run 1:
// TNS_dec_33
module TNS_dec_33(
    input wire clk,
    input wire rst_n,
    input wire [32:0] codein,
    output reg [30 - 1 : 0] dataout
    );
Size in the first run: roughly 1100 cells after synthesis, ~65 I/O pins, ~0.010 mm^2 of cells after synthesis.
clock: 8.32 ns
lec_check: 0
abc_area: 1
cap_margin: 20
cell_pad_in_sites_detail_placement: 1
core_aspect_ratio: 0.92
core_margin: 2
core_utilization: 40
hold_slack_margin: 0.26
max_routing_layer: met4
slew_margin: 20
run.sh (not shown) runs the stock make flow with config.mk's settings and CLKGATE_MAP_FILE=.
Input-level comparison between run 2 and run 1:
==> flow/config.mk <==
export PLATFORM = sky130hd
export DESIGN_NAME = TNS_dec_33
export DESIGN_NICKNAME = TNS_dec_33
export VERILOG_FILES = /design/flow/design.v
export SDC_FILE = /design/flow/constraint.sdc
export NUM_CORES = 4
export LEC_CHECK = 0
export ABC_AREA = 1
export CAP_MARGIN = 20
export CORE_MARGIN = 2
export CORE_UTILIZATION = 66
export HOLD_SLACK_MARGIN = -0.09
export SLEW_MARGIN = 20
==> flow/constraint.sdc <==
create_clock -name core_clock -period 6.58 [get_ports {clk}]
set_input_delay 1.3160 -clock core_clock [delete_from_list [all_inputs] [get_ports {clk}]]
set_output_delay 1.3160 -clock core_clock [all_outputs]
set_load 0.01 [all_outputs]
Results
Run 1 and run 2: one clean run, run 1; the rest did not finish clean. | run 2 | all stages done | FAIL | negative setup slack |. Taking run 1 as the reference, in run 2 clock buffer and inverter area fraction after layout saw a decrease; met3 routed wirelength saw an increase; number of setup buffers added after CTS went up 7.
#### Input delta (run 3 over run 2)
-- flow/config.mk --
<<< run 2, line 7
export LEC_CHECK = 0
export ABC_AREA = 1
export CAP_MARGIN = 20
export CORE_MARGIN = 2
export CORE_UTILIZATION = 66
export HOLD_SLACK_MARGIN = -0.09
export SLEW_MARGIN = 20
>>> run 3, line 7
export LEC_CHECK = 0
export ABC_AREA = 0
export CAP_MARGIN = 20
export CORE_MARGIN = 2
export CORE_UTILIZATION = 70
export SLEW_MARGIN = 20
==> flow/constraint.sdc <==
create_clock -name core_clock -period 6.7 [get_ports {clk}]
set_input_delay 1.3400 -clock core_clock [delete_from_list [all_inputs] [get_ports {clk}]]
set_output_delay 1.3400 -clock core_clock [all_outputs]
set_load 0.01 [all_outputs]
[summary]
- Run 3 did not finish; the tool stopped in global routing with error GRT-0232.
- Looking at run 3 and run 2, the number of levels the H-tree was split into is a wash.
- Die size was lower in the run labelled run 3.
- Of run 3 and run 2, it is run 3 that has the higher post-synthesis cell type count.
- Comparing run 2 against run 3, there is no change at all in count of hold buffers inserted by post-cts repair.
- Total of cells resized after clock tree synthesis sits higher in run 3 than in run 2.
- Changes observed in run 3 relative to run 2: total setup buffers inserted after CTS climbed 19, area share of and/or/nand/nor cells after synthesis dropped 8.0 points, per-instance average area after synthesis climbed about 16%.
Edits applied to the flow inputs when going from run 3 to run 4:
-- flow/config.mk --
<<< run 3, line 7
export LEC_CHECK = 0
export ABC_AREA = 0
export CAP_MARGIN = 20
export CORE_MARGIN = 2
export CORE_UTILIZATION = 70
export SLEW_MARGIN = 20
>>> run 4, line 7
export LEC_CHECK = 0
export CAP_MARGIN = 20
export CELL_PAD_IN_SITES_GLOBAL_PLACEMENT = 1
export CORE_MARGIN = 2
export CORE_UTILIZATION = 59
export SLEW_MARGIN = 20
==> flow/constraint.sdc <==
create_clock -name core_clock -period 12.0 [get_ports {clk}]
set_input_delay 2.4000 -clock core_clock [delete_from_list [all_inputs] [get_ports {clk}]]
set_output_delay 2.4000 -clock core_clock [all_outputs]
set_load 0.01 [all_outputs]
### Flow results
Relative to run 3, cell area after placement has decreased by 0.0013 mm^2 in run 4. Any difference in TritonCTS buffer count between run 4 and run 3 is small enough to ignore. On run 4: die outline width is about 9% higher than what run 3 gave. Run 3 → run 4: post-synth design cell area essentially unchanged; pre-CTS setup slack went up 3.75 ns. Run 4 against run 3: floorplan die height grew by 10 um, die outline area grew by 0.0026 mm^2. Run 4: no failed stages, no open violations at the end. Compared with run 3, run 4 shows a lower number of gates resized after CTS. The chip area from the yosys synthesis statistics was comparable across run 3 and run 4.
